==> flow/design.v (excerpt) <==
module cpu 
	(output wire [7:0] address,
	 output wire [7:0] to_memory,
	 output wire write,
	 input wire [7:0] from_memory, 
     input wire clk, reset);
make LEC_CHECK=0 CAP_MARGIN=20 CELL_PAD_IN_SITES_GLOBAL_PLACEMENT=2 CORE_ASPECT_RATIO=0.65 CORE_MARGIN=2 CORE_UTILIZATION=40 CTS_CLUSTER_SIZE=53 GPL_ROUTABILITY_DRIVEN=0 GPL_TIMING_DRIVEN=1 SLEW_MARGIN=5 finish   # period 6.73 ns
run.sh (not shown) runs the stock make flow with config.mk's settings and CLKGATE_MAP_FILE=.
Edit:
- CELL_PAD_IN_SITES_GLOBAL_PLACEMENT: 2 -> not set
- CORE_ASPECT_RATIO: 0.65 -> not set
- CORE_UTILIZATION: 40 -> 72
- CTS_CLUSTER_SIZE: 53 -> not set
- GPL_ROUTABILITY_DRIVEN: 0 -> not set
- GPL_TIMING_DRIVEN: 1 -> not set
- PLACE_DENSITY: not set -> 0.65
- SLEW_MARGIN: 5 -> 20
- clock period: 6.73 -> 3.38 ns (I/O delays scaled with it)
After rerunning:
- With this change the flow produced a layout that fails on setup timing
- combinational power grows by 110%
- worst setup slack loses 1.6 ns
- count of clock-buffer cells in the layout came out lower by 1
- worst hold slack degrades by 0.17 ns
- via count went up by 10%
- synthesized cell count does not change
- routed wire length shrinks by 8.8%
- total power went up by 100%
Edit:
- CAP_MARGIN: 20 -> 30
- CORE_UTILIZATION: 72 -> 56
- PLACE_DENSITY: 0.65 -> not set
- clock period: 3.38 -> 8.0 ns (I/O delays scaled with it)
This time the run passed the timing, DRC and antenna checks.
Setup slack gets better by 2.6 ns.
Wire length fell by about 2.4%.
Utilization fell by 24 points.
Clock-buffer cell count rose by 1.
Power fell by about 60%.
Sequential share of layout area rose by 1.2 points.
Global-route usage fell by 9.0 points.
Area after synthesis does not change.
Edit:
- CAP_MARGIN: 30 -> 20
- CORE_UTILIZATION: 56 -> 47
- CTS_CLUSTER_DIAMETER: not set -> 339
- CTS_CLUSTER_SIZE: not set -> 98
- PLACE_DENSITY: not set -> 0.39
- SLEW_MARGIN: 20 -> 15
- The new run went through all stages and came out clean
- power came out higher by 3.0%
- global-route usage came out lower by 5.3 points
- wire length came out higher by 4.1%
- synthesized area does not change
- count of clock-buffer cells in the layout stays the same
- die area came out higher by 18%
Edit:
- CELL_PAD_IN_SITES_GLOBAL_PLACEMENT: not set -> 2
- CORE_UTILIZATION: 47 -> 40
- CTS_CLUSTER_DIAMETER: 339 -> not set
- CTS_CLUSTER_SIZE: 98 -> 53
- PLACE_DENSITY: 0.39 -> not set
- SLEW_MARGIN: 15 -> 20
The new run finished clean.
Wire length grows by 3.0%.
Die size grows by 17%.
Clock skew grows by 0.0053 ns.

---

Setup of run 1:
cpu again, from the RTL that the note above started with.
clock: 3.21 ns
lec_check: 0
cap_margin: 20
core_margin: 2
core_utilization: 70
cts_cluster_size: 42
slew_margin: 20
tns_end_percent: 5
Run 1 ran in full, but the layout does not pass; the checks complain about setup timing.
Edits applied to the flow inputs when going from run 1 to run 2:
Settings: removing TNS_END_PERCENT (formerly 5); changing CORE_UTILIZATION from 70 to 35; removing CTS_CLUSTER_SIZE (formerly 42); changing the clock period (ns, I/O delays scaled along) from 3.21 to 9.95.
Notes after the runs:
In the tables for run 2 and run 1, highest cell delay on the worst timing path reads lower with run 1.
Relative to run 1, the placer congestion estimate of run 2 is lower by 8.7%.
Against run 1, run 2 comes in 6.0% lower on final area.
In the reports for run 2 and run 1, the larger switching fraction of total power belongs to run 2.
In run 2 relative to run 1, internal power consumption had gone down by more than half.
Standby leakage power, run 2 vs run 1: down by more than 10%
Between run 1 and run 2, the flow reports non-clock buffer count decreasing by more than half.
Run 2 closes out successfully: all stages finished, all timing, DRC and antenna checks passed.
For run 3, these inputs were changed with respect to run 2:
Settings: setting ABC_AREA to 1 for the first time; setting PLACE_DENSITY_LB_ADDON to 0.08 for the first time; changing CORE_UTILIZATION from 35 to 72; changing the clock period (ns, I/O delays scaled along) from 9.95 to 3.1.
Notes after the runs:
sky130_fd_sc_hd__dfrtp_2 as the standard cell with the maximum stage delay on the critical path was reported by run 3, and sky130_fd_sc_hd__or4_1 by run 2. For the total length of routed wires, run 3 came in about 11% lower than run 2 did. Taking run 2 as the reference, in run 3 utilization of the core after routing went up by 42 points, peak per-stage delay on the critical path shrank by 250 ps.

---

cpu again, from the RTL that the note above started with.
export LEC_CHECK = 0
export CAP_MARGIN = 20
export CORE_ASPECT_RATIO = 0.5
export CORE_MARGIN = 2
export CORE_UTILIZATION = 67
export CTS_CLUSTER_DIAMETER = 339
export CTS_CLUSTER_SIZE = 10
export PLACE_DENSITY = 0.39
export SETUP_SLACK_MARGIN = 1.81
export SLEW_MARGIN = 15
export TNS_END_PERCENT = 5
create_clock -name core_clock -period 8.0 [get_ports {clk}]
The baseline finished clean.
Edit:
- ABC_AREA: default -> 1
- CAP_MARGIN: 20 -> 30
- CELL_PAD_IN_SITES_GLOBAL_PLACEMENT: default -> 1
- CORE_ASPECT_RATIO: 0.5 -> 0.61
- CORE_UTILIZATION: 67 -> 45
- CTS_CLUSTER_DIAMETER: 339 -> 221
- CTS_CLUSTER_SIZE: 10 -> 11
- GPL_ROUTABILITY_DRIVEN: default -> 0
- MIN_ROUTING_LAYER: default -> met2
- PLACE_DENSITY: 0.39 -> default
- SETUP_SLACK_MARGIN: 1.81 -> 1.0
- SLEW_MARGIN: 15 -> 20
- TNS_END_PERCENT: 5 -> default
Effect: Now the flow died in global routing (GRT-0116). Die size is higher by 40%. Area after synthesis shrinks by 4.2%. Synthesized cell count rises by about 16%.
Edit:
- ABC_AREA: 1 -> default
- CAP_MARGIN: 30 -> 20
- CELL_PAD_IN_SITES_GLOBAL_PLACEMENT: 1 -> default
- CORE_ASPECT_RATIO: 0.61 -> default
- CORE_UTILIZATION: 45 -> 47
- CTS_CLUSTER_DIAMETER: 221 -> 339
- CTS_CLUSTER_SIZE: 11 -> 12
- GPL_ROUTABILITY_DRIVEN: 0 -> default
- MIN_ROUTING_LAYER: met2 -> default
- PLACE_DENSITY: default -> 0.39
- SETUP_SLACK_MARGIN: 1.0 -> 1.92
- SLEW_MARGIN: 20 -> 15
- TNS_END_PERCENT: default -> 5
Outcome:
- This time the run ran to the end with no violations
- die size hardly moves
- synthesized cell count fell by 13%
- area after synthesis goes up by 4.4%
Edit:
- CORE_ASPECT_RATIO: default -> 0.5
- CORE_UTILIZATION: 47 -> 67
- CTS_CLUSTER_SIZE: 12 -> 98
- SETUP_SLACK_MARGIN: 1.92 -> default
Total power rose by 1.7%.
Clock skew rose by 0.0046 ns.
Combinational power barely changes.
Worst setup slack gets worse by 0.017 ns.
Area after synthesis is unchanged.
Routed wire length fell by 5.1%.
Sequential power fell by about 1%.
Final cell count fell by 5.5%.

---

cpu again, from the RTL that the note above started with.
export LEC_CHECK = 0
export CAP_MARGIN = 20
export CORE_MARGIN = 2
export CORE_UTILIZATION = 68
export CTS_CLUSTER_DIAMETER = 364
export CTS_CLUSTER_SIZE = 42
export SLEW_MARGIN = 20
create_clock -name core_clock -period 2.79 [get_ports {clk}]
The baseline died in global routing (5_1_grt) with GRT-0116.
Next try:
- CORE_UTILIZATION: 68 -> 23
- CTS_CLUSTER_DIAMETER: 364 -> default
- CTS_CLUSTER_SIZE: 42 -> default
- clock period: 2.79 -> 5.51 ns (I/O delays scaled with it)
After rerunning: With this change the flow passed the timing, DRC and antenna checks; area after synthesis is unchanged; synthesized cell count is unchanged; die size went up to 2.9 times its value.
Next try:
- CORE_UTILIZATION: 23 -> 40
- clock period: 5.51 -> 8.0 ns (I/O delays scaled with it)
- The new run went through all stages and came out clean
- combinational power drops by 32%
- via count climbs by 0.65%
- clock power drops by 32%
- routed wire length climbs by 0.34%
- critical path depth stays the same
- utilization climbs by 18 points
- setup slack gets better by 1.7 ns
- register-to-register slack gets better by 2.2 ns
- final cell count drops by 14%
- global-route usage climbs by 12 points
- design area drops by 3.4%
Next try:
- ABC_AREA: default -> 1
- CAP_MARGIN: 20 -> 10
- CELL_PAD_IN_SITES_GLOBAL_PLACEMENT: default -> 1
- CORE_ASPECT_RATIO: default -> 0.61
- CORE_UTILIZATION: 40 -> 45
- CTS_CLUSTER_DIAMETER: default -> 221
- CTS_CLUSTER_SIZE: default -> 11
- GPL_ROUTABILITY_DRIVEN: default -> 1
- MIN_ROUTING_LAYER: default -> met2
- PLACE_DENSITY_LB_ADDON: default -> 0.11
- SETUP_SLACK_MARGIN: default -> 1.0
This time the run did not get past global routing (5_1_grt).
Synthesized area goes down by a few percent.
Die area falls by about a fifth.
Synthesized cell count increases by about a fifth.

---

Starting RTL as in the previous note.
Settings: LEC_CHECK=0, CAP_MARGIN=20, CELL_PAD_IN_SITES_GLOBAL_PLACEMENT=2, CORE_ASPECT_RATIO=0.65, CORE_MARGIN=5, CORE_UTILIZATION=40, CTS_CLUSTER_SIZE=53, GPL_ROUTABILITY_DRIVEN=1, GPL_TIMING_DRIVEN=0, MIN_ROUTING_LAYER=met1, SLEW_MARGIN=5, TNS_END_PERCENT=15; clock period 6.73 ns.
The baseline completed with no timing, DRC or antenna violations.
Next try:
Settings changed: CELL_PAD_IN_SITES_GLOBAL_PLACEMENT 2 to unset, CORE_ASPECT_RATIO 0.65 to unset, CORE_MARGIN 5 to 2, CORE_UTILIZATION 40 to 66, CTS_CLUSTER_SIZE 53 to unset, GPL_ROUTABILITY_DRIVEN 1 to unset, GPL_TIMING_DRIVEN 0 to unset, MIN_ROUTING_LAYER met1 to unset, SLEW_MARGIN 5 to 20, TNS_END_PERCENT 15 to unset.
Clock period 6.73 ns to 4.4 ns, I/O delays scaled along.
Effect: Clock-buffer cell count does not change. Utilization came out higher by 26 points. Routed wire length drops by about 17%. Via count grows by about 1.5%. Non-clock buffer count decreases by 42.
Power figures rest on the tool's default switching activity, not on a simulated workload.
